### design/flow/config.mk
export PLATFORM = sky130hd
export DESIGN_NAME = calculator
export DESIGN_NICKNAME = calculator
export VERILOG_FILES = /design/flow/design.v
export SDC_FILE = /design/flow/constraint.sdc
export NUM_CORES = 4
export LEC_CHECK = 0
export ABC_AREA = 1
export CAP_MARGIN = 5
export CORE_MARGIN = 2
export CORE_UTILIZATION = 71
export CTS_CLUSTER_DIAMETER = 222
export CTS_CLUSTER_SIZE = 33
export HOLD_SLACK_MARGIN = -0.09
export SLEW_MARGIN = 20
### design/flow/design.v
module keypad_encoder_4x4(input [7:0]data,output reg [3:0] encode_data);
  always @(data) begin
    case(data)
      8'h81: encode_data = 4'd0;
      8'h82: encode_data = 4'd1;
      8'h84: encode_data = 4'd2;
      8'h88: encode_data = 4'd3;
      8'h41: encode_data = 4'd4;
      8'h42: encode_data = 4'd5;
      8'h44: encode_data = 4'd6;
      8'h48: encode_data = 4'd7;
      8'h21: encode_data = 4'd8;
      8'h22: encode_data = 4'd9;
      8'h24: encode_data = 4'd10;
      8'h28: encode_data = 4'd11;
      8'h11: encode_data = 4'd12;
      8'h12: encode_data = 4'd13;
      8'h14: encode_data = 4'd14;
      8'h18: encode_data = 4'd15;
      default: encode_data = 4'd0;
  endcase
 end
endmodule
module keypad_scanner #(parameter rows_count=4, 
                        parameter cols_count=4)(input clk, rst, start, input [rows_count-1:0] rows, input ack, 
                                                output reg[cols_count-1:0] cols,output reg[cols_count+rows_count-1:0] data, output reg done);
  typedef enum {scan_rows, detect_row, wait_key_release} States_e;
  States_e state,nextState;
  always_ff @(posedge clk) begin: rst_clk_blk
    if(!rst) begin
      state <= scan_rows;
    end
    else
      state <= nextState;
  end:rst_clk_blk
  always_ff @(posedge clk) begin: Scanning
   if (!rst) begin 
      cols <= '0;
      cols[0] <= 1; 
   end
   else begin
   if(start == 1) begin:start_fsm
    case(state) 
      scan_rows: begin
                     if(rows == 0) begin
                       cols <= {cols[cols_count-2:0],cols[cols_count-1]}; 
                     end
      end
 endcase
   end
  end
  end:Scanning
  always_comb begin
     case(state) 
      scan_rows: begin 
                   data = '0;
                   done = 0;
                 end
      detect_row: begin 
                    if (ack == 0) begin data = {rows,cols};
                                        done = 1;
                                  end
                    else begin data = 0;
                               done = 0;
                  end
                end            
      wait_key_release: begin 
                   data = 0;
                   done = 0;
                 end  
      default: begin 
                   data = 0;
                   done = 0;
                 end  
    endcase
  end
  always_comb begin: state_change
   case(state) 
     scan_rows: begin
                 if(rows != 0 )
                      nextState = detect_row;
                 else
                      nextState = scan_rows;
     end
     detect_row: if(ack == 1) begin
                    nextState = wait_key_release;
                 end
                 else nextState = detect_row;
     wait_key_release: if(rows != 0) nextState = wait_key_release;
                       else          nextState = scan_rows;
     default: nextState = scan_rows;
   endcase
  end:state_change
endmodule
module keypad_controller #(parameter cols_count=4,parameter rows_count=4)(
                           input clk, rst, enable, ack,
                           output [cols_count-1:0] cols,
                           input [rows_count-1:0]rows,
                           output reg [3:0] encode_data,
                           output reg done);
  wire [cols_count+rows_count-1:0] data;
  keypad_scanner kpad_scanner(.clk(clk), .rst(rst), .start(enable), .rows(rows),.cols(cols),.data(data),.ack(ack),.done(done));
  keypad_encoder_4x4 kpad_encode(.data(data),.encode_data(encode_data));
endmodule
module alu #(parameter BCDdigits=2)(           input [3:0]operator,
					       input bit op1_sign,
					       input bit op2_sign,
                                               input [BCDdigits*4-1:0] operand1,operand2,
                                               output reg [BCDdigits*4*2-1:0]result,
                                               output reg sign);
  parameter plus     = 4'd10;
  parameter subtract = 4'd11;
  parameter mul      = 4'd12;
  parameter div      = 4'd13;
  always_comb begin
     sign = 0;
     case(operator) 
        plus: begin
             if(op1_sign == 0 && op2_sign == 0) begin
	     result =  operand1 + operand2;
             sign = 0;
	     end
	     else if(op1_sign == 0 && op2_sign == 1) begin
	     result =  operand1 - operand2;
             sign = 0;
	     end
	     else if(op1_sign == 1 && op2_sign == 0) begin
	       if (operand1 < operand2) begin
	         result =  operand2 - operand1;
                 sign = 0;
	       end
	       else begin
	         result = operand1 - operand2;
	         sign = 1;
	       end
	       end
	     else begin
	     result =  operand1 + operand2;
             sign = 1;
	     end
            end
        subtract: begin
             if(op1_sign == 0 && op2_sign == 0) begin
	      if (operand1 < operand2) begin
               result = operand2 - operand1;
               sign = 1;
             end
             else begin
               result = operand1 - operand2;
               sign = 0;
             end
             end
            else if(op1_sign == 1 && op2_sign == 1) begin
	      if (operand1 < operand2) begin
               result = operand2 - operand1;
               sign = 0;
             end
             else begin
               result = operand1 - operand2;
               sign = 1;
             end
             end
            else if(op1_sign == 0 && op2_sign == 1) begin
	       result = operand1 + operand2;
               sign = 0;
            end
            else begin
	       result = operand1 + operand2;
               sign = 1;
             end
            end
        mul: begin
             if(op1_sign == 0 && op2_sign == 0) begin
	      result =  operand1 * operand2;
              sign = 0;
	     end
	     else if(op1_sign == 0 && op2_sign == 1) begin
	     result =  operand1 * operand2;
             sign = 1;
	     end
	     else if(op1_sign == 1 && op2_sign == 0) begin
	     result =  operand1 * operand2;
             sign = 1;
	     end
	     else begin
	     result =  operand1 * operand2;
             sign = 0;
	     end
            end
        div: begin
               if(operand2 == 0) result = 0;      
               else  begin
             if(op1_sign == 0 && op2_sign == 0) begin
	      result =  operand1 / operand2;
              sign = 0;
	     end
	     else if(op1_sign == 0 && op2_sign == 1) begin
	     result =  operand1 / operand2;
             sign = 1;
	     end
	     else if(op1_sign == 1 && op2_sign == 0) begin
	     result =  operand1 / operand2;
             sign = 1;
	     end
	     else begin
	     result =  operand1 / operand2;
             sign = 0;
	     end
	       end
            end
        default: begin 
	          result = 0;
		  sign = 0;
		 end
      endcase
  end
endmodule
module BCD2binary #(parameter BCDdigits = 4)(input [BCDdigits*4-1:0] bcd,
                                             output reg [BCDdigits*4-1:0] binary);
 always @(bcd)begin
    binary = bcd[15:12]* 10'd1000 + bcd[11:8] * 8'd100 +bcd[7:4] * 8'd10 + bcd[3:0]; 
 end
endmodule
module binary2BCD(input [15:0] binary,
                  output reg [15:0] bcd);
  reg[3:0] digit1,digit2,digit3,digit4;
  integer counter;
  always @(binary) begin
      digit1 = 0;
      digit2 = 0;
      digit3 = 0;
      digit4 = 0;
      counter = 0;
   if(binary <= 16'h270f) begin   
    for (counter = 15; counter >= 0; counter = counter - 1) begin
      if(digit2 >= 5)  digit2 = digit2 + 3;
      if(digit3 >= 5)  digit3 = digit3 + 3;
      if(digit4 >= 5)  digit4 = digit4 + 3;
      digit1 = digit1 << 1;
      digit1[0] = digit2[3];
      digit2 = digit2 << 1;
      digit2[0] = digit3[3];
      digit3 = digit3 << 1;
      digit3[0] = digit4[3];
      digit4 = digit4 << 1;
      digit4[0] = binary[counter];  
    end
   bcd = {digit1,digit2,digit3,digit4};
  end
  else begin
    bcd = {4'h0,4'ha,4'hb,4'hb};
  end
  end
endmodule
`timescale 1 ns / 1 ns
module control_logic #(parameter BCDdigits=2)(input [3:0] data,
                                            input clk, rst, done,
                                            output reg ack,
                                            output reg [BCDdigits*4*2-1:0] display,
                                            output reg sign);
  typedef enum {start, receiveBCDdigits_set1, receiveOperation, receiveBCDdigits_set2, compute_and_continue, ack_BCDdigits_set1, ack_BCDdigits_set2, ack_operation} States_e;
  States_e state,nextState;
  reg [BCDdigits*4-1:0] operand1,operand2;
  reg [3:0] operator;
  reg op1_sign;
  wire [BCDdigits*4*2-1:0] op_bin1,op_bin2;
  wire [BCDdigits*4*2-1:0] op;
  wire op2_sign,alu_sign;
  reg [15:0] alu_op1,alu_op2;    
  reg [31:0] alu_result;
  reg [15:0] condt_result;
  assign condt_result = (alu_result > 32'd9999) ? '1:alu_result[15:0];
  assign op2_sign = '0;
  alu#(.BCDdigits(4)) alu(.operator(operator),.operand1(op_bin1),.operand2(op_bin2),.result(alu_result),.sign(alu_sign),.op1_sign(op1_sign),.op2_sign(op2_sign));  
  BCD2binary bb1(.bcd(alu_op1),.binary(op_bin1));
  BCD2binary bb2(.bcd(alu_op2),.binary(op_bin2));
  binary2BCD b2b(.binary(condt_result),.bcd(op));
  always_ff @(posedge clk) begin: rst_clk_blk
    if(!rst) begin
     state <= start;
    end
    else
      state <= nextState;
  end:rst_clk_blk
 always @(posedge clk) begin:fsm_logic
      case(state)
        start:   begin  ack <= '0;
                   operand1 <= '0;
                   operand2 <= '0;
                   operator <= '0;
                   alu_op1  <= '0;
                   alu_op2  <= '0; 
                   op1_sign <= '0;
                 end
        receiveBCDdigits_set1: begin 
                            ack <= 1;
                            if(data <= 4'd9) begin   
                              operand1 <= {operand1[BCDdigits*4-4-1:0],data};   
                            end
                            sign <= 0;
                           end
        ack_BCDdigits_set1: 
                            begin 
                               ack <= 0;
                               alu_op1 <= operand1;
                               display <= operand1;
                            end
        receiveOperation: begin
                           ack <= 1;
                           operator <= data[3:0];   
                          end
        ack_operation: 
                       begin 
                          ack <= 0;
                       end
        receiveBCDdigits_set2: begin 
                           ack <= 1;
                             operand2 <= {operand2[BCDdigits*4-4-1:0],data};   
                           sign <= 0;
                         end
        ack_BCDdigits_set2: 
                            begin
                              ack <= 0;
			      sign <= 0;
                              display <= operand2;
                              alu_op2 <= operand2;
                            end
        compute_and_continue: begin 
                         ack <= 1;
                         if(data >=4'd9) begin   
                           if(op != 16'habb) alu_op1 <= op;
                           else alu_op1 <= 0;
                           op1_sign <= alu_sign;
                           operand2 <= '0;
                           alu_op2 <= '0;
                           operator <= data[3:0];
                           display <= op; 
			   sign <= alu_sign;
                         end
                   end
        endcase
  end:fsm_logic
  always_comb begin: always_comb_nextstate
    case(state)
         start:           if(done == 1) nextState = receiveBCDdigits_set1;
                          else nextState = start;
        receiveBCDdigits_set1: 
                          if (done == 1) nextState = ack_BCDdigits_set1;
                          else nextState = receiveBCDdigits_set1;
        ack_BCDdigits_set1: 
                         if(done == 1 && data <= 4'd9) 
                           nextState = receiveBCDdigits_set1;
                         else if (done == 1 && data <=4'd13) 
                           nextState = receiveOperation;
                         else if(done ==1)
                           nextState = start;
                         else nextState = ack_BCDdigits_set1;
        receiveOperation:
                          if(done == 1) nextState = ack_operation;
                          else nextState = receiveOperation;
        ack_operation: 
                     if(done==1)
                       nextState = receiveBCDdigits_set2;
                     else nextState = ack_operation;
        receiveBCDdigits_set2:
                          if (done == 1) nextState = ack_BCDdigits_set2;
                          else nextState = receiveBCDdigits_set2;
        ack_BCDdigits_set2:
                         if(done == 1 && data <= 4'd9) 
                           nextState = receiveBCDdigits_set2;
                         else if (done == 1 && data <= 4'd14) 
                           nextState = compute_and_continue;
                         else if(done ==1)
                           nextState = start;
                         else nextState = ack_BCDdigits_set2;
        compute_and_continue: if (data <= 4'd13)
                           nextState = ack_operation;
                         else if (done == 1)
                           nextState = start;
                         else nextState = compute_and_continue;
        default : nextState = start;       
        endcase
  end: always_comb_nextstate
endmodule
module BCD2seg7 (input [3:0] bcd,
                 output reg [7:0]leds);
	always @(bcd)
		case (bcd)      
			4'h0: leds = 8'b0111_1110;
	   		4'h1: leds = 8'b0011_0000;
			4'h2: leds = 8'b0110_1101;
			4'h3: leds = 8'b0111_1001;
			4'h4: leds = 8'b0011_0011;
			4'h5: leds = 8'b0101_1011;
			4'h6: leds = 8'b0101_1111;
			4'h7: leds = 8'b0111_0000;
			4'h8: leds = 8'b0111_1111;
			4'h9: leds = 8'b0111_1011;
			4'ha: leds = 8'b0100_1111;   
			4'hb: leds = 8'b0000_0101;   
			default: leds = 8'b0000_0000;
		endcase
endmodule
module display #(parameter BCDdigits = 2)(input [BCDdigits*4*2-1:0] display_data,
                                          output wire [7:0]seven_seg_data1,seven_seg_data2,seven_seg_data3,seven_seg_data4);
 BCD2seg7 disp1(.bcd(display_data[15:12]),.leds(seven_seg_data1));
 BCD2seg7 disp2(.bcd(display_data[11:8]),.leds(seven_seg_data2));
 BCD2seg7 disp3(.bcd(display_data[7:4]),.leds(seven_seg_data3));
 BCD2seg7 disp4(.bcd(display_data[3:0]),.leds(seven_seg_data4));
endmodule
`timescale 1 ns / 1 ns
module calculator #(parameter BCDdigits = 2,parameter cols_count=4,parameter rows_count=4)(
                                                                                          input clk,rst,start,
                                                                                          output [cols_count-1:0] cols,
                                                                                          input [rows_count-1:0] rows,
                                                                                          output reg [7:0] digit1,digit2,digit3,digit4,
                                                                                          output reg sign);
  wire [BCDdigits*4*2-1:0] display;
  wire [3:0]encode_data;
  wire done,ack;
  keypad_controller kpad_controller(.clk(clk), .rst(rst), .enable(start), .ack(ack),.cols(cols),.rows(rows),.encode_data(encode_data),.done(done));
  control_logic control_logic(.data(encode_data), .clk(clk), .rst(rst), .done(done), .ack(ack), .display(display),.sign(sign));
  display disp(.display_data(display[15:0]),.seven_seg_data1(digit1),.seven_seg_data2(digit2),.seven_seg_data3(digit3),.seven_seg_data4(digit4));
 endmodule
### design/flow/run.sh
#!/bin/bash
# the make line also repeats each setting of config.mk as NAME=value (left out here)
make -C /OpenROAD-flow-scripts/flow DESIGN_CONFIG=/design/flow/config.mk WORK_HOME=/design/flow/orfs CLKGATE_MAP_FILE= finish
### design/flow/constraint.sdc
create_clock -name core_clock -period 75.3 [get_ports {clk}]
set_input_delay 15.0600 -clock core_clock [delete_from_list [all_inputs] [get_ports {clk}]]
set_output_delay 15.0600 -clock core_clock [all_outputs]
set_load 0.01 [all_outputs]
==> flow_summary.toml, run 1 <==
# synthesis and place-and-route metrics
[critical_path]
slowest_delay_ns = 0.49
crit_buf_inv = 78
worst_setup_path_start_kind = "register"
cp.arrival_ns = 69.19
end_kind = "register"
reg2reg_slack_ns = 6.35
crit_fanout = 28
worst_ep_required_time_ns = 75.53
critPathSlowestCell = "fa_1"
critical_path.top_delay_family = "simple AND/OR/NAND/NOR gates"
crit_path_end = "digit4[3]"
reg2reg_depth = 470
timing.rr.end = "digit4[3]"
worstSetupPathDepth = 470
r2r-start = "control_logic.alu_op2[6]"
worstSetupStartpoint = "control_logic.alu_op2[6]"
path_common_cell = "nand2_1"
path_class = "register to register"

[floorplanning]
initial_core_util_pct = 71.5
die_h_um = 247
dieArea_sq_mm = 0.0612
ios = 44
dieWidth_um = 247
fp.coreArea_sq_mm = 0.0588
rows = 89

[timing]
max_freq_ghz = 0.0145
relSlewSlack_pct = 30.2
tns_ns = 0
hold_viol_final = 0
clock_skew_ns = 0.00622
fin_crit_ns = 68.95
finalSetupViolCount = 0
drv_slew = 0
whs_ns = 0.470
tightest_slew_ns = 1.04
finalClockPeriodUsage_pct = 91.6
timing.final.ws_setup_ns = 6.35

[run_status]
status = "timing/DRC/antenna clean"

[clock_network]
cts_sinks = 106
clock_latency_ns = 0.35
root_buffer = "clkbuf_16"
path_clk_slew_ns = 0.07
postCtsHoldBufs = 0
htreeDepth = 3
tritoncts.num_buffers = 9
clockBufferDepth = 2
cts_tree = "yes"

[job]
cap_violations = 0
tool_warnings = 81

[synthesis]
mux_share_pct = 0
ys_sh_simple_pct = 42.5
synth_compound_gate_area_share_pct = 12.1
ys_cells = 6397
common_cells = "nand2_1, inv_1, nor2_1"
synthDistinctLibCells = 97
yosys.area.top_type = "ha_1"
synth.top_cell.area_share_pct = 15.0
yosys_warnings = 8
postSynth.asyncResetShare_pct = 0
ys.flop_type = "edfxtp_1"
synth-edff-count = 59
topCellsByArea = "ha_1, nand2_1, inv_1, fa_1, nor2_1"
yosys.stat.seqShare_pct = 6.45
syn_area_per_cell_sq_um = 6.58
syn-instance-count = 6397
adder_share_pct = 20.4
synth-area-yosys_sq_mm = 0.0421
yosysMostFrequentCell = "nand2_1"
synth_area_sq_mm = 0.0421
xor_area_share_pct = 5.67
synth.logic.top_family = "simple AND/OR/NAND/NOR gates"
numSynthFlops = 106

[finish]
nets = 7071
final_area_sq_mm = 0.0436
syn_to_final_growth_pct = 3.71

[placed_design]
io_buffers = 39
placed_cell_area_sq_mm = 0.0428
post-place-ws_ns = 2.43
place.gp.congestion = 1.01
hpwlAfterDp_um = 92300

[grt]
grt_overflow = 0
grt_pass1_wl_um = 183000
antenna_found_initial = 0
first_global_vias = 38440
track_usage_pct = 36.1
grt_start_max_net_pins = 37

[routing]
wire_per_inst_um = 15.8
vias_per_cell = 5.76
drc = 0
drtAntennaViolNets = 0
wl_um = 114000
vias = 41603
diodes = 0
drt-pass1-iter-count = 6
drt_iter0_drc = 3125

[worst_hold_path]
min_delay_path_depth = 2
hold_path.class = "register to register"
worst_hold_startpoint = "kpad_controller.kpad_scanner.state[2]"
worstHoldEndpoint = "kpad_controller.kpad_scanner.state[1]"
-- repair_timing --
item                                    in CTS  in global routing
resized                                      0                 42
endpoints found under the setup margin       0                 60
buffers inserted                             0                 43
-- final cells by class --
type                    count  area, sq um
multi-input cells        5077        34200
fillers                  5080        15200
inverters                1142         4520
flip-flops and latches    106         2710
well taps                 773          967
repair buffers            109          916
clock buffers              11          243
clock inverters             5         45.0
-- layer usage --
layer	vias to the layer above	share of wire [%]	global-route usage [%]
met3	323	7.1	3.68
met1	18939	42	46.5
met2	1466	46	62.2
met4	0	4.2	13.5
li1	20875	-	-
met5	-	0	0
-- per-stage QoR --
step	std cells	util, %
6_report	7223	74.2
5_1_grt	7223	74.2
4_1_cts	7173	73.3
3_5_place_dp	7157	72.8
3_3_place_gp	7157	72.8
2_1_floorplan	6417	-
==> inputs of run 2 (changes only) <==
- CAP_MARGIN: 5 -> 20
- CORE_ASPECT_RATIO: not set -> 0.5
- CORE_UTILIZATION: 71 -> 72
- CTS_CLUSTER_DIAMETER: 222 -> 366
- CTS_CLUSTER_SIZE: 33 -> 99
- HOLD_SLACK_MARGIN: -0.09 -> not set
- PLACE_DENSITY: not set -> 0.43
- SETUP_SLACK_MARGIN: not set -> -2.0
- TNS_END_PERCENT: not set -> 20
- clock period: 75.3 -> 45.7 ns (I/O delays scaled with it)
==> flow_summary.toml, run 2 <==
# generated from flow reports
[run_status]
status = "did not finish"
stop_stage = "detailed placement (3_5_place_dp)"
tool.error = "[ERROR DPL-0033] detailed placement checks failed during check placement."

[synthesis]
synth-edff-count = 59
yosysMostFrequentCell = "nand2_1"
syn_area_per_cell_sq_um = 6.58
postSynth.asyncResetShare_pct = 0
ys_sh_simple_pct = 42.5
synth_compound_gate_area_share_pct = 12.1
synth-area-yosys_sq_mm = 0.0421
yosys_warnings = 8
xor_area_share_pct = 5.67
synth.top_cell.area_share_pct = 15.0
yosys.area.top_type = "ha_1"
topCellsByArea = "ha_1, nand2_1, inv_1, fa_1, nor2_1"
common_cells = "nand2_1, inv_1, nor2_1"
numSynthFlops = 106
yosys.stat.seqShare_pct = 6.45
mux_share_pct = 0
ys.flop_type = "edfxtp_1"
ys_cells = 6397
synth_area_sq_mm = 0.0421
syn-instance-count = 6397
synthDistinctLibCells = 97
adder_share_pct = 20.4
synth.logic.top_family = "simple AND/OR/NAND/NOR gates"

[floorplanning]
rows = 62
dieWidth_um = 346
initial_core_util_pct = 73.1
dieArea_sq_mm = 0.0605
fp.coreArea_sq_mm = 0.0576
die_h_um = 175
ios = 44

[placed_design]
io_buffers = 39
place.gp.congestion = 1.17
[run 2: metrics by stage]
step,setup WS [ns],cells,TNS [ns]
after floorplan,-13.28,6417,-737.81
after global placement,-8.36,8886,-438.88
==> inputs of run 3 (changes only) <==
- ABC_AREA: 1 -> 0
- CAP_MARGIN: 20 -> 5
- CORE_ASPECT_RATIO: 0.5 -> 1.14
- CORE_UTILIZATION: 72 -> 71
- CTS_CLUSTER_DIAMETER: 366 -> 260
- CTS_CLUSTER_SIZE: 99 -> 63
- PLACE_DENSITY: 0.43 -> not set
- SETUP_SLACK_MARGIN: -2.0 -> not set
- SLEW_MARGIN: 20 -> 25
- TNS_END_PERCENT: 20 -> not set
- clock period: 45.7 -> 75.0 ns (I/O delays scaled with it)
==> flow_summary.toml, run 3 <==
# synthesis and place-and-route metrics
[grt]
use_met3_pct = 7.48
grtUsageMet2_pct = 73.1
grt_start_max_net_pins = 41
grt-busiest-layer = "met2"
first_global_vias = 37578
grt_pass1_wl_um = 187000
grt_use_met1_pct = 48.4
grt_overflow = 0
antenna_found_initial = 12
track_usage_pct = 42.5

[synthesis]
ys_cells = 4883
topCellsByArea = "ha_1, fa_1, nor2_1, edfxtp_1, nand2_1"
syn-instance-count = 4883
synthDistinctLibCells = 150
common_cells = "ha_1, nor2_1, nand2_1"
synth.logic.top_family = "AND-OR/OR-AND gates"
yosys.stat.seqShare_pct = 7.42
syn_area_per_cell_sq_um = 7.48
synth-edff-count = 59
adder_share_pct = 23.6
synth_compound_gate_area_share_pct = 28.6
synth_area_sq_mm = 0.0365
mux_share_pct = 4.10
yosysMostFrequentCell = "ha_1"
xor_area_share_pct = 5.24
synth-area-yosys_sq_mm = 0.0365
numSynthFlops = 106
ys.flop_type = "edfxtp_1"
yosys.area.top_type = "ha_1"
yosys_warnings = 8
synth.top_cell.area_share_pct = 17.3
postSynth.asyncResetShare_pct = 0
ys_sh_simple_pct = 25.5

[clock_network]
cts_sinks = 106
root_buffer = "clkbuf_16"
clockBufferDepth = 2
htreeDepth = 3
postCtsHoldBufs = 0
cts_tree = "yes"
path_clk_slew_ns = 0.09
clock_latency_ns = 0.38
tritoncts.num_buffers = 9

[critical_path]
r2r-start = "control_logic.alu_op2[6]"
timing.rr.end = "digit4[3]"
path_common_cell = "o21a_1"
critical_path.top_delay_family = "AND-OR/OR-AND gates"
worst_setup_path_start_kind = "register"
reg2reg_depth = 409
cp.arrival_ns = 78.05
path_class = "register to register"
crit_path_end = "digit4[3]"
crit_fanout = 7
slowest_delay_ns = 0.92
worstSetupPathDepth = 409
critPathSlowestCell = "a211oi_1"
worst_ep_required_time_ns = 75.31
worstSetupStartpoint = "control_logic.alu_op2[6]"
crit_buf_inv = 27
end_kind = "register"
reg2reg_slack_ns = -2.74

[placed_design]
placed_cell_area_sq_mm = 0.0407
io_buffers = 39
hpwlAfterDp_um = 92100
place.gp.congestion = 1.09

[timing]
clock_skew_ns = 0.0178
tns_ns = -101.88
finalSetupViolCount = 58
finalClockPeriodUsage_pct = 104
drv_slew = 2
tightest_slew_ns = 1.60
relSlewSlack_pct = -6.86
timing.final.ws_setup_ns = -2.74
max_freq_ghz = 0.0129
hold_viol_final = 0
rsz0062_at_grt = "yes"
fin_crit_ns = 77.74

[routing]
wl_um = 148000
wire_per_inst_um = 24.6
drtAntennaViolNets = 0
vias = 44748
vias_per_cell = 7.43
drt-pass1-iter-count = 17
drc = 0
drt_iter0_drc = 6432

[finish]
syn_to_final_growth_pct = 23.0
num-fill-cells = 2557
nets = 5960
final_area_sq_mm = 0.0450

[floorplanning]
die_h_um = 246
ios = 44
dieWidth_um = 216
initial_core_util_pct = 72.0
rows = 88
dieArea_sq_mm = 0.0533
fp.coreArea_sq_mm = 0.0508

[worst_hold_path]
min_delay_path_depth = 2
worstHoldEndpoint = "kpad_controller.kpad_scanner.state[0]"
worst_hold_startpoint = "kpad_controller.kpad_scanner.state[1]"
hold_path.class = "register to register"

[run_status]
status = "finished with violations"
so_faults = "max-slew violations, negative setup slack"

[job]
cap_violations = 0
tool_warnings = 83
-- run 3: area by class of cell --
class	count	area, sq um	share of cell area [%]
sequential	106	2710	6.03
clock inverter	6	57.6	0.128
multi-input combinational	4284	35200	78.2
clock buffer	10	229	0.509
antenna	8	20.0	0.0445
tap	675	845	1.88
inverter	364	1390	3.08
timing repair buffer	569	4550	10.1
-- run 3: stage by stage --
step	std cells	setup WS [ns]	hold WS [ns]	util (%)
2_1_floorplan	4903	-2.35	0.461	-
3_3_place_gp	5712	-0.182	0.491	80.1
3_5_place_dp	5713	-2.53	0.494	80.1
4_1_cts	5762	0.00766	0.524	81.4
5_1_grt	6014	-5.94	0.562	88.5
6_report	6022	-2.74	0.532	88.6
-- run 3: layer usage --
layer  share of wire, %  wire length (um)
met4                 11             16400
met1                 33             48300
met2                 43             64100
met3                 13             19100
met5              0.061                90
-- run 3: what timing repair did --
item                       in CTS  in global routing
buffers inserted               32                248
gates resized                  32                322
cloned                          1                  3
pin swaps                      16                251
setup endpoints to repair      56                 60
==> inputs of run 4 (changes only) <==
- ABC_AREA: 0 -> 1
- CAP_MARGIN: 5 -> 15
- CORE_ASPECT_RATIO: 1.14 -> 0.82
- CTS_CLUSTER_DIAMETER: 260 -> 292
- CTS_CLUSTER_SIZE: 63 -> 17
- MAX_ROUTING_LAYER: not set -> met4
- clock period: 75.0 -> 49.5 ns (I/O delays scaled with it)
==> flow_summary.toml, run 4 <==
# generated from flow reports
[synthesis]
synth-area-yosys_sq_mm = 0.0421
ys_cells = 6397
synthDistinctLibCells = 97
ys_sh_simple_pct = 42.5
synth-edff-count = 59
synth_area_sq_mm = 0.0421
syn-instance-count = 6397
yosysMostFrequentCell = "nand2_1"
xor_area_share_pct = 5.67
synth.logic.top_family = "simple AND/OR/NAND/NOR gates"
topCellsByArea = "ha_1, nand2_1, inv_1, fa_1, nor2_1"
postSynth.asyncResetShare_pct = 0
numSynthFlops = 106
synth_compound_gate_area_share_pct = 12.1
yosys.area.top_type = "ha_1"
yosys_warnings = 8
syn_area_per_cell_sq_um = 6.58
common_cells = "nand2_1, inv_1, nor2_1"
synth.top_cell.area_share_pct = 15.0
mux_share_pct = 0
ys.flop_type = "edfxtp_1"
yosys.stat.seqShare_pct = 6.45
adder_share_pct = 20.4

[run_status]
tool.error = "[ERROR DPL-0033] detailed placement checks failed during check placement."
stop_stage = "detailed placement (3_5_place_dp)"
status = "did not finish"

[floorplanning]
die_h_um = 224
dieArea_sq_mm = 0.0612
ios = 44
rows = 80
dieWidth_um = 273
fp.coreArea_sq_mm = 0.0584
initial_core_util_pct = 72.1

[placed_design]
io_buffers = 39
place.gp.congestion = 1.09
==> run 4: stage by stage <==
stage	worst slack, ns	hold WS [ns]	cell area (sq um)
after global placement	-3.43	0.455	57600
after floorplan	-9.48	0.444	43800
==> inputs of run 5 (changes only) <==
- ABC_AREA: 1 -> 0
- CELL_PAD_IN_SITES_DETAIL_PLACEMENT: not set -> 1
- CELL_PAD_IN_SITES_GLOBAL_PLACEMENT: not set -> 1
- CORE_ASPECT_RATIO: 0.82 -> 1.6
- CORE_UTILIZATION: 71 -> 40
- CTS_CLUSTER_DIAMETER: 292 -> 175
- CTS_CLUSTER_SIZE: 17 -> not set
- HOLD_SLACK_MARGIN: not set -> -0.06
- SETUP_SLACK_MARGIN: not set -> 5.0
- SLEW_MARGIN: 25 -> 15
- TNS_END_PERCENT: not set -> 10
- clock period: 49.5 -> 85.0 ns (I/O delays scaled with it)
==> flow_summary.toml, run 5 <==
# synthesis and place-and-route metrics
[critical_path]
critPathSlowestCell = "or4b_4"
reg2reg_depth = 412
worst_ep_required_time_ns = 85.34
reg2reg_slack_ns = 7.39
r2r-start = "control_logic.alu_op2[5]"
slowest_delay_ns = 0.64
cp.arrival_ns = 77.95
worst_setup_path_start_kind = "register"
end_kind = "register"
worstSetupStartpoint = "control_logic.alu_op2[5]"
critical_path.top_delay_family = "AND-OR/OR-AND gates"
crit_path_end = "digit4[3]"
path_class = "register to register"
worstSetupPathDepth = 412
crit_buf_inv = 23
timing.rr.end = "digit4[3]"
crit_fanout = 13
path_common_cell = "o21a_1"

[clock_network]
postCtsHoldBufs = 0
path_clk_slew_ns = 0.11
htreeDepth = 3
cts_tree = "yes"
clock_latency_ns = 0.41
root_buffer = "clkbuf_16"
clockBufferDepth = 2
tritoncts.num_buffers = 9
cts_sinks = 106

[synthesis]
xor_area_share_pct = 5.24
yosys.area.top_type = "ha_1"
numSynthFlops = 106
synth_compound_gate_area_share_pct = 28.6
ys_sh_simple_pct = 25.5
yosys.stat.seqShare_pct = 7.42
topCellsByArea = "ha_1, fa_1, nor2_1, edfxtp_1, nand2_1"
ys.flop_type = "edfxtp_1"
common_cells = "ha_1, nor2_1, nand2_1"
syn_area_per_cell_sq_um = 7.48
synth.logic.top_family = "AND-OR/OR-AND gates"
postSynth.asyncResetShare_pct = 0
yosys_warnings = 8
ys_cells = 4883
yosysMostFrequentCell = "ha_1"
synth.top_cell.area_share_pct = 17.3
syn-instance-count = 4883
synth_area_sq_mm = 0.0365
mux_share_pct = 4.10
synth-edff-count = 59
adder_share_pct = 23.6
synth-area-yosys_sq_mm = 0.0365
synthDistinctLibCells = 150

[routing]
wl_um = 150000
vias = 39544
drc = 0
drtAntennaViolNets = 0
vias_per_cell = 6.11
drt-pass1-iter-count = 5
drt_iter0_drc = 1585
wire_per_inst_um = 23.1

[worst_hold_path]
worstHoldEndpoint = "kpad_controller.kpad_scanner.state[0]"
hold_path.class = "register to register"
min_delay_path_depth = 2
worst_hold_startpoint = "kpad_controller.kpad_scanner.state[1]"

[timing]
hold_viol_final = 0
max_freq_ghz = 0.0129
finalClockPeriodUsage_pct = 91.3
finalSetupViolCount = 0
drv_slew = 0
fin_crit_ns = 77.61
relSlewSlack_pct = 18.2
rsz0062_at_grt = "yes"
clock_skew_ns = 0.0308
tightest_slew_ns = 1.21

[floorplanning]
dieArea_sq_mm = 0.0939
initial_core_util_pct = 40.3
fp.coreArea_sq_mm = 0.0907
die_h_um = 386
ios = 44
dieWidth_um = 243
rows = 140

[run_status]
status = "timing/DRC/antenna clean"

[job]
tool_warnings = 82
cap_violations = 0

[placed_design]
hpwlAfterDp_um = 118000
placed_cell_area_sq_mm = 0.0391
io_buffers = 39
place.gp.congestion = 0.960

[grt]
grt_pass1_wl_um = 224000
grt_overflow = 0
first_global_vias = 39965
grt_start_max_net_pins = 40
track_usage_pct = 31.0
antenna_found_initial = 3

[finish]
num-fill-cells = 11263
final_util_pct = 48.6
syn_to_final_growth_pct = 20.7
comb_area_sq_mm = 0.0342
final_area_sq_mm = 0.0441
regArea_sq_mm = 0.00271
nets = 5887
run 5: per-layer routing:
layer  vias to the layer above  wire (um)  GRT usage (%)
met5                         -          0              -
met4                         0       8990           14.7
met3                       373       3590           1.73
met2                       711      80800           59.9
met1                     19659      56500           31.8
li1                      18801          -              -
run 5: repair_timing:
item / 4_1_cts / 5_1_grt
setup endpoints to repair: 60 / 60
resized: 123 / 330
pin swaps: 42 / 240
buffers inserted: 47 / 282
gates cloned: 3 / 3
run 5: area by class of cell:
| class | instances | area share [%] |
|---|---|---|
| Sequential cell | 106 | 6.15 |
| Inverter | 364 | 3.11 |
| Antenna cell | 1 | 0.00567 |
| Clock buffer | 9 | 0.511 |
| Timing Repair Buffer | 496 | 8.98 |
| Multi-Input combinational cell | 4284 | 77.6 |
| Tap cell | 1207 | 3.42 |
| Clock inverter | 7 | 0.207 |
run 5: stage by stage:
step / hold WS, ns / setup slack (ns) / TNS, ns / cells
6_report: 0.514 / 7.39 / 0 / 6474
5_1_grt: 0.558 / 3.65 / 0 / 6474
4_1_cts: 0.522 / 5.00 / 0 / 6188
3_5_place_dp: 0.507 / -1.08 / -21.99 / 6122
3_3_place_gp: 0.497 / 0.727 / 0 / 6122
2_1_floorplan: 0.461 / 5.03 / 0 / 4903
==> inputs of run 6 (changes only) <==
- CAP_MARGIN: 15 -> 20
- CELL_PAD_IN_SITES_DETAIL_PLACEMENT: 1 -> not set
- CELL_PAD_IN_SITES_GLOBAL_PLACEMENT: 1 -> not set
- CORE_ASPECT_RATIO: 1.6 -> 0.5
- CORE_UTILIZATION: 40 -> 72
- CTS_CLUSTER_DIAMETER: 175 -> 147
- CTS_CLUSTER_SIZE: not set -> 99
- HOLD_SLACK_MARGIN: -0.06 -> not set
- MAX_ROUTING_LAYER: met4 -> not set
- PLACE_DENSITY: not set -> 0.43
- SETUP_SLACK_MARGIN: 5.0 -> -2.0
- SLEW_MARGIN: 15 -> 20
- TNS_END_PERCENT: 10 -> 20
- clock period: 85.0 -> 45.4 ns (I/O delays scaled with it)
==> flow_summary.toml, run 6 <==
# generated from flow reports
[floorplanning]
fp.coreArea_sq_mm = 0.0502
initial_core_util_pct = 72.8
dieArea_sq_mm = 0.0527
rows = 58
ios = 44
dieWidth_um = 323
die_h_um = 163

[synthesis]
yosys.stat.seqShare_pct = 7.42
synthDistinctLibCells = 150
postSynth.asyncResetShare_pct = 0
yosys.area.top_type = "ha_1"
synth.top_cell.area_share_pct = 17.3
synth-edff-count = 59
ys_cells = 4883
numSynthFlops = 106
syn_area_per_cell_sq_um = 7.48
synth_compound_gate_area_share_pct = 28.6
common_cells = "ha_1, nor2_1, nand2_1"
adder_share_pct = 23.6
yosys_warnings = 8
yosysMostFrequentCell = "ha_1"
ys.flop_type = "edfxtp_1"
xor_area_share_pct = 5.24
synth-area-yosys_sq_mm = 0.0365
mux_share_pct = 4.10
syn-instance-count = 4883
synth.logic.top_family = "AND-OR/OR-AND gates"
topCellsByArea = "ha_1, fa_1, nor2_1, edfxtp_1, nand2_1"
synth_area_sq_mm = 0.0365
ys_sh_simple_pct = 25.5

[placed_design]
io_buffers = 39
place.gp.congestion = 1.11

[run_status]
tool.error = "[ERROR DPL-0038] Utilization greater than 100%, impossible to legalize"
stop_stage = "detailed placement (3_5_place_dp)"
status = "did not finish"
-- run 6: stage by stage --
| step | worst slack (ns) | area (sq um) |
|---|---|---|
| 2_1_floorplan | -31.95 | 38400 |
| 3_3_place_gp | -25.70 | 51200 |
==> inputs of run 7 (changes only) <==
- CAP_MARGIN: 20 -> 5
- CORE_ASPECT_RATIO: 0.5 -> 1.14
- CORE_UTILIZATION: 72 -> 65
- CTS_CLUSTER_DIAMETER: 147 -> not set
- CTS_CLUSTER_SIZE: 99 -> 63
- PLACE_DENSITY: 0.43 -> not set
- SETUP_SLACK_MARGIN: -2.0 -> not set
- SLEW_MARGIN: 20 -> 25
- TNS_END_PERCENT: 20 -> not set
- clock period: 45.4 -> 80.0 ns (I/O delays scaled with it)
==> flow_summary.toml, run 7 <==
# synthesis and place-and-route metrics
[routing]
drt-pass1-iter-count = 9
drc = 0
drtAntennaViolNets = 0
vias = 39656
vias_per_cell = 6.67
drt_iter0_drc = 2949
wire_per_inst_um = 20.6
wl_um = 122000

[critical_path]
worstSetupPathDepth = 406
critical_path.top_delay_family = "AND-OR/OR-AND gates"
r2r-start = "control_logic.alu_op2[6]"
reg2reg_slack_ns = 2.81
reg2reg_depth = 406
crit_buf_inv = 19
cp.arrival_ns = 77.45
worst_setup_path_start_kind = "register"
crit_path_end = "digit4[5]"
path_class = "register to register"
slowest_delay_ns = 0.66
end_kind = "register"
worstSetupStartpoint = "control_logic.alu_op2[6]"
worst_ep_required_time_ns = 80.26
path_common_cell = "o21a_1"
crit_fanout = 7
timing.rr.end = "digit4[5]"
critPathSlowestCell = "or4b_4"

[worst_hold_path]
min_delay_path_depth = 2
worst_hold_startpoint = "control_logic.state[7]"
hold_path.class = "register to register"
worstHoldEndpoint = "control_logic.state[7]"

[placed_design]
hpwlAfterDp_um = 94100
io_buffers = 39
place.gp.congestion = 1.05
post-place-ws_ns = -2.25
placed_cell_area_sq_mm = 0.0390

[timing]
max_freq_ghz = 0.0130
whs_ns = 0.508
finalSetupViolCount = 0
hold_viol_final = 0
fin_crit_ns = 77.19
drv_slew = 0
timing.final.ws_setup_ns = 2.81
tns_ns = 0
finalClockPeriodUsage_pct = 96.5
clock_skew_ns = 0.0278
tightest_slew_ns = 1.10
relSlewSlack_pct = 26.0

[grt]
grt_overflow = 0
grt_pass1_wl_um = 186000
grt_start_max_net_pins = 40
track_usage_pct = 39.3
first_global_vias = 36716
antenna_found_initial = 3

[floorplanning]
fp.coreArea_sq_mm = 0.0555
ios = 44
initial_core_util_pct = 65.9
die_h_um = 257
dieArea_sq_mm = 0.0581
rows = 92
dieWidth_um = 226

[synthesis]
syn_area_per_cell_sq_um = 7.48
adder_share_pct = 23.6
yosys.stat.seqShare_pct = 7.42
numSynthFlops = 106
synth_area_sq_mm = 0.0365
topCellsByArea = "ha_1, fa_1, nor2_1, edfxtp_1, nand2_1"
synth-edff-count = 59
ys_cells = 4883
synth-area-yosys_sq_mm = 0.0365
postSynth.asyncResetShare_pct = 0
mux_share_pct = 4.10
xor_area_share_pct = 5.24
synth_compound_gate_area_share_pct = 28.6
yosys_warnings = 8
yosysMostFrequentCell = "ha_1"
common_cells = "ha_1, nor2_1, nand2_1"
ys.flop_type = "edfxtp_1"
synth.logic.top_family = "AND-OR/OR-AND gates"
yosys.area.top_type = "ha_1"
syn-instance-count = 4883
ys_sh_simple_pct = 25.5
synthDistinctLibCells = 150
synth.top_cell.area_share_pct = 17.3

[job]
tool_warnings = 81
cap_violations = 0

[clock_network]
root_buffer = "clkbuf_16"
cts_tree = "yes"
cts_sinks = 106
htreeDepth = 3
clock_latency_ns = 0.38
tritoncts.num_buffers = 9
path_clk_slew_ns = 0.10
clockBufferDepth = 2

[finish]
num-fill-cells = 4373
nets = 5812
final_area_sq_mm = 0.0421
syn_to_final_growth_pct = 15.3

[run_status]
status = "timing/DRC/antenna clean"
run 7: timing repair:
action / CTS / global route
setup endpoints to repair: 56 / 60
pin swaps: 5 / 176
cloned: 2 / 3
buffers inserted: 7 / 185
gates resized: 37 / 249
hold buffers: 0 / 0
run 7: layout make-up:
| type | instances | area [sq um] | share of cell area (%) |
|---|---|---|---|
| Clock buffer | 10 | 239 | 0.567 |
| Multi-Input combinational cell | 4287 | 33500 | 79.6 |
| Antenna cell | 3 | 7.51 | 0.0178 |
| Clock inverter | 6 | 50.0 | 0.119 |
| Inverter | 364 | 1380 | 3.28 |
| Timing Repair Buffer | 418 | 3260 | 7.74 |
| Tap cell | 752 | 941 | 2.23 |
| Sequential cell | 106 | 2710 | 6.44 |
run 7: routing by layer:
layer / global-route usage, % / part of all wire [%] / up-vias
met4: 24.4 / 7.3 / 0
met2: 68.7 / 48 / 1776
met3: 5.16 / 7.4 / 516
li1: - / - / 18721
met5: 0 / 0 / -
met1: 45.4 / 38 / 18643
run 7: metrics by stage:
stage,util (%),std cells
2_1_floorplan,-,4903
3_3_place_gp,70.3,5730
3_5_place_dp,70.3,5730
4_1_cts,71.2,5755
5_1_grt,75.9,5943
6_report,75.9,5946
==> inputs of run 8 (changes only) <==
- ABC_AREA: 0 -> not set
- CAP_MARGIN: 5 -> 20
- CORE_ASPECT_RATIO: 1.14 -> not set
- CORE_UTILIZATION: 65 -> 61
- CTS_CLUSTER_DIAMETER: not set -> 329
- CTS_CLUSTER_SIZE: 63 -> not set
- SLEW_MARGIN: 25 -> 20
- clock period: 80.0 -> 66.3 ns (I/O delays scaled with it)
==> flow_summary.toml, run 8 <==
# generated from flow reports
[floorplanning]
dieWidth_um = 249
dieArea_sq_mm = 0.0619
die_h_um = 249
ios = 44
initial_core_util_pct = 61.8
rows = 89
fp.coreArea_sq_mm = 0.0591

[synthesis]
common_cells = "ha_1, nor2_1, nand2_1"
yosysMostFrequentCell = "ha_1"
ys.flop_type = "edfxtp_1"
numSynthFlops = 106
topCellsByArea = "ha_1, fa_1, nor2_1, edfxtp_1, nand2_1"
ys_sh_simple_pct = 25.5
synth.logic.top_family = "AND-OR/OR-AND gates"
xor_area_share_pct = 5.24
synth_compound_gate_area_share_pct = 28.6
synth-area-yosys_sq_mm = 0.0365
yosys.stat.seqShare_pct = 7.42
syn_area_per_cell_sq_um = 7.48
syn-instance-count = 4883
adder_share_pct = 23.6
synthDistinctLibCells = 150
synth.top_cell.area_share_pct = 17.3
synth-edff-count = 59
mux_share_pct = 4.10
yosys.area.top_type = "ha_1"
ys_cells = 4883
postSynth.asyncResetShare_pct = 0
yosys_warnings = 8
synth_area_sq_mm = 0.0365

[clock_network]
postCtsHoldBufs = 0
htreeDepth = 3
clockBufferDepth = 2
cts_sinks = 106
root_buffer = "clkbuf_16"
tritoncts.num_buffers = 9

[run_status]
tool.error = "[ERROR GRT-0116] Global routing finished with congestion. Check the congestion regions in the DRC Viewer."
stop_stage = "global routing (5_1_grt)"
status = "did not finish"

[placed_design]
placed_cell_area_sq_mm = 0.0506
place.gp.congestion = 0.989
placed_cells = 7106
hpwlAfterDp_um = 107000
post-place-ws_ns = -7.13
io_buffers = 39

[grt]
grt_overflow = 59
track_usage_pct = 74.5
## run 8: timing repair
action                                  4_1_cts
resized                                     257
gates cloned                                  1
endpoints found under the hold margin         0
pin swaps                                   286
endpoints found under the setup margin       60
buffers inserted                            502
## run 8: metal layers
layer | GRT usage [%] | overflow
met5 | 36.4 | 0
met4 | 77.2 | 29
met3 | 55.7 | 1
met2 | 93.8 | 28
met1 | 72.7 | 1
==> inputs of run 9 (changes only) <==
- ABC_AREA: not set -> 1
- CORE_MARGIN: 2 -> 8
- CORE_UTILIZATION: 61 -> 24
- CTS_CLUSTER_DIAMETER: 329 -> 139
- CTS_CLUSTER_SIZE: not set -> 97
- GPL_ROUTABILITY_DRIVEN: not set -> 0
- GPL_TIMING_DRIVEN: not set -> 1
- MAX_ROUTING_LAYER: not set -> met5
- PLACE_DENSITY_LB_ADDON: not set -> 0.04
- SETUP_SLACK_MARGIN: not set -> -2.0
- TNS_END_PERCENT: not set -> 85
- clock period: 66.3 -> 47.7 ns (I/O delays scaled with it)
==> flow_summary.toml, run 9 <==
# synthesis and place-and-route metrics
[critical_path]
worstSetupStartpoint = "control_logic.alu_op2[4]"
critical_path.top_delay_family = "simple AND/OR/NAND/NOR gates"
cp.arrival_ns = 54.01
reg2reg_depth = 462
end_kind = "register"
path_class = "register to register"
worstSetupPathDepth = 462
worst_setup_path_start_kind = "register"
crit_path_end = "digit4[4]"
crit_fanout = 8
path_common_cell = "nand2_2"
reg2reg_slack_ns = -6.03
critPathSlowestCell = "fa_1"
slowest_delay_ns = 0.49
crit_buf_inv = 123
r2r-start = "control_logic.alu_op2[4]"
worst_ep_required_time_ns = 47.98
timing.rr.end = "digit4[4]"

[finish]
final_util_pct = 39.2
nets = 9538
syn_to_final_growth_pct = 62.2

[timing]
finalClockPeriodUsage_pct = 113
rsz0062_at_grt = "yes"
max_freq_ghz = 0.0186
tns_ns = -333.38
drv_slew = 0
clock_skew_ns = 0.0166
finalSetupViolCount = 60
hold_viol_final = 0
fin_crit_ns = 53.73
relSlewSlack_pct = 28.9
tightest_slew_ns = 1.06
timing.final.ws_setup_ns = -6.03

[floorplanning]
initial_core_util_pct = 24.2
fp.coreArea_sq_mm = 0.174
dieWidth_um = 435
ios = 44
dieArea_sq_mm = 0.189
rows = 153
die_h_um = 435

[routing]
wl_um = 176000
drt-pass1-iter-count = 5
vias_per_cell = 4.36
diodes = 0
vias = 49064
drt_iter0_drc = 1887
drtAntennaViolNets = 0
wire_per_inst_um = 15.6
drc = 0

[synthesis]
ys.flop_type = "edfxtp_1"
synth-edff-count = 59
ys_cells = 6397
synth_area_sq_mm = 0.0421
synthDistinctLibCells = 97
syn-instance-count = 6397
numSynthFlops = 106
mux_share_pct = 0
yosys.stat.seqShare_pct = 6.45
xor_area_share_pct = 5.67
yosysMostFrequentCell = "nand2_1"
topCellsByArea = "ha_1, nand2_1, inv_1, fa_1, nor2_1"
common_cells = "nand2_1, inv_1, nor2_1"
syn_area_per_cell_sq_um = 6.58
synth_compound_gate_area_share_pct = 12.1
synth.logic.top_family = "simple AND/OR/NAND/NOR gates"
adder_share_pct = 20.4
yosys.area.top_type = "ha_1"
yosys_warnings = 8
ys_sh_simple_pct = 42.5
postSynth.asyncResetShare_pct = 0
synth.top_cell.area_share_pct = 15.0
synth-area-yosys_sq_mm = 0.0421

[clock_network]
root_buffer = "clkbuf_16"
htreeDepth = 3
cts_sinks = 106
cts_tree = "yes"
clock_latency_ns = 0.39
clockBufferDepth = 2
path_clk_slew_ns = 0.09
tritoncts.num_buffers = 9

[run_status]
so_faults = "negative setup slack"
status = "finished with violations"

[grt]
grt_pass1_wl_um = 273000
grt_start_max_net_pins = 27
first_global_vias = 49256
antenna_found_initial = 3
grt_overflow = 0
track_usage_pct = 18.0

[worst_hold_path]
hold_path.class = "register to register"
worst_hold_startpoint = "kpad_controller.kpad_scanner.state[1]"
worstHoldEndpoint = "kpad_controller.kpad_scanner.state[1]"
min_delay_path_depth = 2

[job]
tool_warnings = 82
cap_violations = 0

[placed_design]
io_buffers = 39
hpwlAfterDp_um = 145000
## run 9: repair_timing
| item | CTS | global route |
|---|---|---|
| endpoints found under the setup margin | 60 | 60 |
| pin swaps | 384 | 386 |
| buffers inserted | 436 | 111 |
| cloned | 6 | 0 |
| hold buffers | 0 | 0 |
| resized | 346 | 314 |
## run 9: area by class of cell
cell class | instances | area, sq um
Clock buffer | 11 | 243
Clock inverter | 5 | 42.5
Fill cell | 18588 | 106000
Inverter | 1142 | 4580
Multi-Input combinational cell | 5074 | 38000
Sequential cell | 106 | 2710
Tap cell | 2325 | 2910
Timing Repair Buffer | 2578 | 19700
Timing Repair inverter | 1 | 8.76
## run 9: per-stage QoR
step	instances	area, sq um	setup WS [ns]	hold WS [ns]
after floorplan	6417	43700	-11.28	0.444
after global placement	10682	61100	-7.76	0.464
after detailed placement	10682	61100	-8.91	0.465
after CTS	11134	66000	-5.91	0.477
after global routing	11242	68200	-9.96	0.510
final	11242	68200	-6.03	0.471
## run 9: routing by layer
layer / share of wire (%) / track usage (%)
met5: 0 / 0
met4: 1.4 / 2.32
met3: 1.4 / 0.668
met2: 50 / 33.2
met1: 47 / 23.9
==> inputs of run 10 (changes only) <==
- CORE_ASPECT_RATIO: not set -> 1.69
- CORE_MARGIN: 8 -> 2
- CORE_UTILIZATION: 24 -> 58
- CTS_CLUSTER_DIAMETER: 139 -> 224
- CTS_CLUSTER_SIZE: 97 -> not set
- GPL_ROUTABILITY_DRIVEN: 0 -> not set
- GPL_TIMING_DRIVEN: 1 -> not set
- MAX_ROUTING_LAYER: met5 -> met4
- PLACE_DENSITY_LB_ADDON: 0.04 -> not set
- SETUP_SLACK_MARGIN: -2.0 -> not set
- TNS_END_PERCENT: 85 -> 35
- clock period: 47.7 -> 50.1 ns (I/O delays scaled with it)
==> flow_summary.toml, run 10 <==
# generated from flow reports
[run_status]
status = "did not finish"
stop_stage = "global routing (5_1_grt)"
tool.error = "[ERROR GRT-0116] Global routing finished with congestion. Check the congestion regions in the DRC Viewer."

[synthesis]
yosys.stat.seqShare_pct = 6.45
yosys_warnings = 8
yosys.area.top_type = "ha_1"
mux_share_pct = 0
syn-instance-count = 6397
synth.logic.top_family = "simple AND/OR/NAND/NOR gates"
postSynth.asyncResetShare_pct = 0
numSynthFlops = 106
synth.top_cell.area_share_pct = 15.0
topCellsByArea = "ha_1, nand2_1, inv_1, fa_1, nor2_1"
synth-edff-count = 59
ys.flop_type = "edfxtp_1"
ys_sh_simple_pct = 42.5
syn_area_per_cell_sq_um = 6.58
yosysMostFrequentCell = "nand2_1"
synth_compound_gate_area_share_pct = 12.1
synth_area_sq_mm = 0.0421
synth-area-yosys_sq_mm = 0.0421
adder_share_pct = 20.4
synthDistinctLibCells = 97
xor_area_share_pct = 5.67
common_cells = "nand2_1, inv_1, nor2_1"
ys_cells = 6397

[floorplanning]
die_h_um = 354
ios = 44
dieWidth_um = 211
fp.coreArea_sq_mm = 0.0719
rows = 128
initial_core_util_pct = 58.5
dieArea_sq_mm = 0.0748

[placed_design]
post-place-ws_ns = -6.70
placed_cells = 9078
place.gp.congestion = 1.04
io_buffers = 39
placed_cell_area_sq_mm = 0.0576
hpwlAfterDp_um = 128000

[clock_network]
clockBufferDepth = 2
postCtsHoldBufs = 0
tritoncts.num_buffers = 9
root_buffer = "clkbuf_16"
cts_sinks = 106
htreeDepth = 3

[grt]
track_usage_pct = 66.9
grt_overflow = 49
## run 10: repair_timing
action | 4_1_cts
gates cloned | 6
gates resized | 410
pin swaps | 354
setup buffers | 590
endpoints found under the setup margin | 60
## run 10: routing by layer
metal,GRT usage (%),GRT overflow
met3,39.3,0
met4,74.3,20
met2,92.2,29
met1,59.9,0
met5,-,-
==> inputs of run 11 (changes only) <==
- ABC_AREA: 1 -> 0
- CAP_MARGIN: 20 -> 25
- CELL_PAD_IN_SITES_DETAIL_PLACEMENT: not set -> 1
- CELL_PAD_IN_SITES_GLOBAL_PLACEMENT: not set -> 3
- CORE_ASPECT_RATIO: 1.69 -> 1.6
- CORE_MARGIN: 2 -> 7
- CORE_UTILIZATION: 58 -> 40
- CTS_CLUSTER_DIAMETER: 224 -> 220
- CTS_CLUSTER_SIZE: not set -> 51
- HOLD_SLACK_MARGIN: not set -> -0.06
- MAX_ROUTING_LAYER: met4 -> met5
- SETUP_SLACK_MARGIN: not set -> 5.0
- SLEW_MARGIN: 20 -> 25
- TNS_END_PERCENT: 35 -> 10
- clock period: 50.1 -> 86.0 ns (I/O delays scaled with it)
==> flow_summary.toml, run 11 <==
# synthesis and place-and-route metrics
[timing]
drv_slew = 0
finalClockPeriodUsage_pct = 90.8
hold_viol_final = 0
rsz0062_at_grt = "no"
fin_crit_ns = 78.13
clock_skew_ns = 0.0150
tns_ns = 0
relSlewSlack_pct = 26.2
tightest_slew_ns = 1.11
finalSetupViolCount = 0
max_freq_ghz = 0.0128
timing.final.ws_setup_ns = 7.87

[critical_path]
crit_buf_inv = 22
cp.arrival_ns = 78.44
worstSetupPathDepth = 411
reg2reg_slack_ns = 7.87
r2r-start = "control_logic.alu_op2[4]"
end_kind = "register"
crit_path_end = "digit4[3]"
worstSetupStartpoint = "control_logic.alu_op2[4]"
critical_path.top_delay_family = "AND-OR/OR-AND gates"
path_class = "register to register"
slowest_delay_ns = 0.65
timing.rr.end = "digit4[3]"
critPathSlowestCell = "or4b_4"
worst_ep_required_time_ns = 86.30
reg2reg_depth = 411
crit_fanout = 7
worst_setup_path_start_kind = "register"
path_common_cell = "o21a_1"

[floorplanning]
dieWidth_um = 253
rows = 140
ios = 44
dieArea_sq_mm = 0.100
fp.coreArea_sq_mm = 0.0907
die_h_um = 396
initial_core_util_pct = 40.3

[synthesis]
adder_share_pct = 23.6
yosysMostFrequentCell = "ha_1"
synth.logic.top_family = "AND-OR/OR-AND gates"
ys_sh_simple_pct = 25.5
xor_area_share_pct = 5.24
topCellsByArea = "ha_1, fa_1, nor2_1, edfxtp_1, nand2_1"
yosys.stat.seqShare_pct = 7.42
synthDistinctLibCells = 150
mux_share_pct = 4.10
syn_area_per_cell_sq_um = 7.48
yosys.area.top_type = "ha_1"
synth-area-yosys_sq_mm = 0.0365
common_cells = "ha_1, nor2_1, nand2_1"
ys_cells = 4883
synth_area_sq_mm = 0.0365
yosys_warnings = 8
postSynth.asyncResetShare_pct = 0
synth.top_cell.area_share_pct = 17.3
synth-edff-count = 59
ys.flop_type = "edfxtp_1"
synth_compound_gate_area_share_pct = 28.6
syn-instance-count = 4883
numSynthFlops = 106

[routing]
drc = 0
drtAntennaViolNets = 0
vias_per_cell = 6.16
vias = 39573
drt-pass1-iter-count = 5
drt_iter0_drc = 1521
wire_per_inst_um = 24.6
wl_um = 158000

[worst_hold_path]
min_delay_path_depth = 2
worst_hold_startpoint = "control_logic.state[7]"
worstHoldEndpoint = "control_logic.state[7]"
hold_path.class = "register to register"

[clock_network]
root_buffer = "clkbuf_16"
clock_latency_ns = 0.37
cts_sinks = 106
clockBufferDepth = 2
cts_tree = "yes"
htreeDepth = 3
postCtsHoldBufs = 0
tritoncts.num_buffers = 9
path_clk_slew_ns = 0.08

[grt]
grt_overflow = 0
grt_start_max_net_pins = 40
grt_pass1_wl_um = 234000
antenna_found_initial = 1
first_global_vias = 40962
track_usage_pct = 29.6

[job]
tool_warnings = 81
cap_violations = 0

[placed_design]
hpwlAfterDp_um = 129000
io_buffers = 39
post-place-ws_ns = -2.13
placed_cells = 6131
place.gp.congestion = 0.958
placed_cell_area_sq_mm = 0.0391

[finish]
final_area_sq_mm = 0.0432
num-fill-cells = 11338
nets = 5834
syn_to_final_growth_pct = 18.3
finalNonFillerCells = 6421

[run_status]
status = "timing/DRC/antenna clean"
[run 11: what timing repair did]
| action | 4_1_cts | 5_1_grt |
|---|---|---|
| gates cloned | 1 | 2 |
| pin swaps | 48 | 215 |
| resized | 132 | 254 |
| buffers inserted | 62 | 208 |
| setup endpoints to repair | 60 | 60 |
[run 11: area by class of cell]
class | instances | area (sq um) | area share, %
multi-input cells | 4284 | 33800 | 78.3
repair buffers | 443 | 3470 | 8.03
flip-flops and latches | 106 | 2710 | 6.27
well taps | 1207 | 1510 | 3.49
inverters | 364 | 1400 | 3.23
clock buffers | 9 | 225 | 0.521
clock inverters | 7 | 67.6 | 0.156
diodes | 1 | 2.50 | 0.00579
[run 11: layer usage]
layer,GRT usage [%],share of wire (%),vias to the layer above
met5,0,0,-
met4,20.6,8.7,0
met3,2.66,2.6,509
met2,60.0,55,810
met1,26.9,34,19537
li1,-,-,18717
[run 11: stage by stage]
step | util (%) | hold slack, ns
floorplan | - | 0.461
global placement | 43.0 | 0.500
detailed placement | 43.1 | 0.507
CTS | 44.6 | 0.519
global route | 47.6 | 0.545
finish | 47.6 | 0.516
==> inputs of run 12 (changes only) <==
- ABC_AREA: 0 -> not set
- CAP_MARGIN: 25 -> 20
- CELL_PAD_IN_SITES_DETAIL_PLACEMENT: 1 -> not set
- CELL_PAD_IN_SITES_GLOBAL_PLACEMENT: 3 -> not set
- CORE_ASPECT_RATIO: 1.6 -> not set
- CTS_CLUSTER_DIAMETER: 220 -> not set
- CTS_CLUSTER_SIZE: 51 -> not set
- GPL_ROUTABILITY_DRIVEN: not set -> 0
- HOLD_SLACK_MARGIN: -0.06 -> not set
- MAX_ROUTING_LAYER: met5 -> not set
- SETUP_SLACK_MARGIN: 5.0 -> not set
- SLEW_MARGIN: 25 -> 20
- TNS_END_PERCENT: 10 -> not set
- clock period: 86.0 -> 52.6 ns (I/O delays scaled with it)
==> flow_summary.toml, run 12 <==
# synthesis and place-and-route metrics
[clock_network]
tritoncts.num_buffers = 9
postCtsHoldBufs = 0
htreeDepth = 3
clockBufferDepth = 2
cts_tree = "yes"
cts_sinks = 106
path_clk_slew_ns = 0.08
root_buffer = "clkbuf_16"
clock_latency_ns = 0.37

[synthesis]
topCellsByArea = "ha_1, fa_1, nor2_1, edfxtp_1, nand2_1"
synth.logic.top_family = "AND-OR/OR-AND gates"
xor_area_share_pct = 5.24
syn_area_per_cell_sq_um = 7.48
common_cells = "ha_1, nor2_1, nand2_1"
synth-edff-count = 59
synth_compound_gate_area_share_pct = 28.6
yosys.area.top_type = "ha_1"
synthDistinctLibCells = 150
synth-area-yosys_sq_mm = 0.0365
mux_share_pct = 4.10
yosysMostFrequentCell = "ha_1"
numSynthFlops = 106
synth_area_sq_mm = 0.0365
yosys_warnings = 8
yosys.stat.seqShare_pct = 7.42
ys.flop_type = "edfxtp_1"
syn-instance-count = 4883
ys_sh_simple_pct = 25.5
synth.top_cell.area_share_pct = 17.3
ys_cells = 4883
postSynth.asyncResetShare_pct = 0
adder_share_pct = 23.6

[routing]
vias = 48278
drt_iter0_drc = 3923
drtAntennaViolNets = 0
vias_per_cell = 5.72
drt-pass1-iter-count = 7
drc = 0
wl_um = 151000
wire_per_inst_um = 17.9
diodes = 0

[job]
tool_warnings = 82
cap_violations = 0

[critical_path]
worst_ep_required_time_ns = 52.89
r2r-start = "control_logic.alu_op2[4]"
crit_buf_inv = 64
worstSetupPathDepth = 411
path_common_cell = "o21a_1"
path_class = "register to register"
crit_path_end = "digit4[5]"
worstSetupStartpoint = "control_logic.alu_op2[4]"
crit_fanout = 8
critical_path.top_delay_family = "AND-OR/OR-AND gates"
end_kind = "register"
critPathSlowestCell = "or4b_4"
worst_setup_path_start_kind = "register"
slowest_delay_ns = 0.63
timing.rr.end = "digit4[5]"
cp.arrival_ns = 74.19
reg2reg_depth = 411
reg2reg_slack_ns = -21.30

[finish]
nets = 7891
syn_to_final_growth_pct = 64.5

[grt]
grt_pass1_wl_um = 235000
first_global_vias = 47531
antenna_found_initial = 0
grt_overflow = 0
grt_start_max_net_pins = 42
track_usage_pct = 27.9

[placed_design]
io_buffers = 39
hpwlAfterDp_um = 105000
post-place-ws_ns = -20.19

[timing]
drv_slew = 0
timing.final.ws_setup_ns = -21.30
tightest_slew_ns = 1.09
whs_ns = 0.512
fin_crit_ns = 73.90
clock_skew_ns = 0.0163
max_freq_ghz = 0.0135
finalClockPeriodUsage_pct = 140
finalSetupViolCount = 60
hold_viol_final = 0
relSlewSlack_pct = 26.8
rsz0062_at_grt = "yes"

[floorplanning]
fp.coreArea_sq_mm = 0.0903
initial_core_util_pct = 40.5
dieArea_sq_mm = 0.100
die_h_um = 316
rows = 110
dieWidth_um = 316
ios = 44

[run_status]
status = "finished with violations"
so_faults = "negative setup slack"

[worst_hold_path]
min_delay_path_depth = 2
worstHoldEndpoint = "control_logic.state[7]"
hold_path.class = "register to register"
worst_hold_startpoint = "control_logic.state[7]"
run 12: area by class of cell:
cell class                      count  area (sq um)
Timing Repair Buffer             2502         19100
Multi-Input combinational cell   4282         35200
Inverter                          364          1380
Clock inverter                      4          33.8
Fill cell                        7051         30200
Tap cell                         1176          1470
Sequential cell                   106          2710
Clock buffer                       12           258
run 12: per-layer routing:
| metal | vias up | global-route usage [%] | routed length, um |
|---|---|---|---|
| li1 | 22865 | - | - |
| met4 | 0 | 13.7 | 9490 |
| met1 | 22673 | 33.7 | 61200 |
| met5 | - | 0 | 0 |
| met3 | 731 | 3.17 | 9160 |
| met2 | 2009 | 49.0 | 71400 |
run 12: through the flow:
step                      instances  utilization [%]  setup TNS [ns]  area [sq um]
after floorplan                4903                -        -1399.93         38700
after global placement         7750             58.6        -1022.86         52900
after detailed placement       7750             58.6        -1138.35         52900
after CTS                      8326             64.7        -1004.44         58400
after global routing           8446             66.6        -1375.94         60100
final                          8446             66.6        -1197.71         60100
run 12: timing repair:
action | 4_1_cts | 5_1_grt
buffers inserted | 577 | 123
endpoints found under the setup margin | 60 | 60
gates resized | 225 | 140
pin swaps | 259 | 196
